==> flow/design.v (excerpt) <==
module top_module_d11(
    i_clk,
    i_reset,
    i_start,
    i_load,
    i_enc_dec,
    i_pt1,
    i_pt2,
    i_key1,
    i_key2,
    i_r,
    o_ct1,
    o_ct2,
    o_done
);
input  i_start;
input  i_clk;
input  i_reset;
input  i_enc_dec;
input  i_load;
input  [191 : 0] i_r;
input  [63 : 0] i_pt1;
input  [63 : 0] i_pt2;
input  [127 : 0] i_key1;
input  [127 : 0] i_key2;
output wire [63 : 0] o_ct1;
output wire [63 : 0] o_ct2;
output wire o_done;
parameter IDLE = 2'b0, ROUND_FW = 2'b10, ROUND_BW = 2'b11, HALT = 2'b01;
reg [3 : 0] rnd_cnt;
reg [3 : 0] rnd_next;
reg  subrnd_cnt;
reg  subrnd_next;
reg [1 : 0] state;
reg [1 : 0] next_state;
reg done_reg;
reg done_next;
reg sel1, sel2, sel3, sel4;
reg [3 : 0] rc_sel;
wire rk_sel;
wire [3 : 0] rc_in_xor;
reg enc_dec_reg;
reg enc_dec_next;
wire  [63:0] RCarray [15 : 0];
reg [63 : 0] RC_in;
assign  RCarray[0]  =  64'h0;
assign  RCarray[1]  =  64'h0;
assign  RCarray[2]  =  64'h0;
assign  RCarray[3]  =  64'h13198a2e03707344;
assign  RCarray[4]  =  64'ha4093822299f31d0;
assign  RCarray[5]  =  64'h082efa98ec4e6c89;
assign  RCarray[6]  =  64'h452821e638d01377;
assign  RCarray[7]  =  64'hbe5466cf34e90c6c;
assign  RCarray[8]  =  64'h7ef84f78fd955cb1;
assign  RCarray[9]  =  64'h85840851f1ac43aa;
assign  RCarray[10] =  64'hc882d32f25323c54;
assign  RCarray[11] =  64'h64a51195e0e3610d;
assign  RCarray[12] =  64'hd3b5a399ca0c2399;
assign  RCarray[13] =  64'hc0ac29b7c97c50dd;
assign  RCarray[14]  =  64'h0;
assign  RCarray[15]  =  64'h0;
always @(rc_sel or RCarray[12] or RCarray[13] or RCarray[2] or
  ...
Settings: LEC_CHECK=0, ABC_AREA=0, CAP_MARGIN=20, CORE_MARGIN=2, CORE_UTILIZATION=21, CTS_CLUSTER_SIZE=44, PLACE_DENSITY_LB_ADDON=0.11, SETUP_SLACK_MARGIN=0.1, SLEW_MARGIN=20; clock period 7.7 ns.
run.sh (not shown) runs the stock make flow with config.mk's settings and CLKGATE_MAP_FILE=.
Edit:
--- a/flow/config.mk
+++ b/flow/config.mk
@@ -6,10 +6,7 @@
 export NUM_CORES = 4
 export LEC_CHECK = 0
-export ABC_AREA = 0
 export CAP_MARGIN = 20
 export CORE_MARGIN = 2
-export CORE_UTILIZATION = 21
-export CTS_CLUSTER_SIZE = 44
-export PLACE_DENSITY_LB_ADDON = 0.11
+export CORE_UTILIZATION = 16
 export SETUP_SLACK_MARGIN = 0.1
 export SLEW_MARGIN = 20
==> flow/constraint.sdc (replaced) <==
create_clock -name core_clock -period 7.21 [get_ports {i_clk}]
set_input_delay 1.4420 -clock core_clock [delete_from_list [all_inputs] [get_ports {i_clk}]]
set_output_delay 1.4420 -clock core_clock [all_outputs]
set_load 0.01 [all_outputs]
The new run went through all stages and came out clean.
Flip-flop count does not change.
Core utilization fell by 5.8 points.
Via count goes up by 3.3%.
Worst setup slack got worse by 0.53 ns.
Edit:
--- a/flow/config.mk
+++ b/flow/config.mk
@@ -8,5 +8,5 @@
 export CAP_MARGIN = 20
 export CORE_MARGIN = 2
-export CORE_UTILIZATION = 16
+export CORE_UTILIZATION = 40
 export SETUP_SLACK_MARGIN = 0.1
 export SLEW_MARGIN = 20
==> flow/constraint.sdc (replaced) <==
create_clock -name core_clock -period 5.75 [get_ports {i_clk}]
set_input_delay 1.1500 -clock core_clock [delete_from_list [all_inputs] [get_ports {i_clk}]]
set_output_delay 1.1500 -clock core_clock [all_outputs]
set_load 0.01 [all_outputs]
Effect: Final cell count goes down by 26%. Routed wire length goes down by 21%.
Edit:
--- a/flow/config.mk
+++ b/flow/config.mk
@@ -8,5 +8,5 @@
 export CAP_MARGIN = 20
 export CORE_MARGIN = 2
-export CORE_UTILIZATION = 40
-export SETUP_SLACK_MARGIN = 0.1
+export CORE_UTILIZATION = 71
+export PLACE_DENSITY = 0.65
 export SLEW_MARGIN = 20
==> flow/constraint.sdc (replaced) <==
create_clock -name core_clock -period 4.32 [get_ports {i_clk}]
set_input_delay 0.8640 -clock core_clock [delete_from_list [all_inputs] [get_ports {i_clk}]]
set_output_delay 0.8640 -clock core_clock [all_outputs]
set_load 0.01 [all_outputs]
Effect:
- The changed run never finished: it broke off in global routing (5_1_grt), error GRT-0232
- die size drops by 43%
- area after synthesis stays the same
- synthesized cell count is unchanged
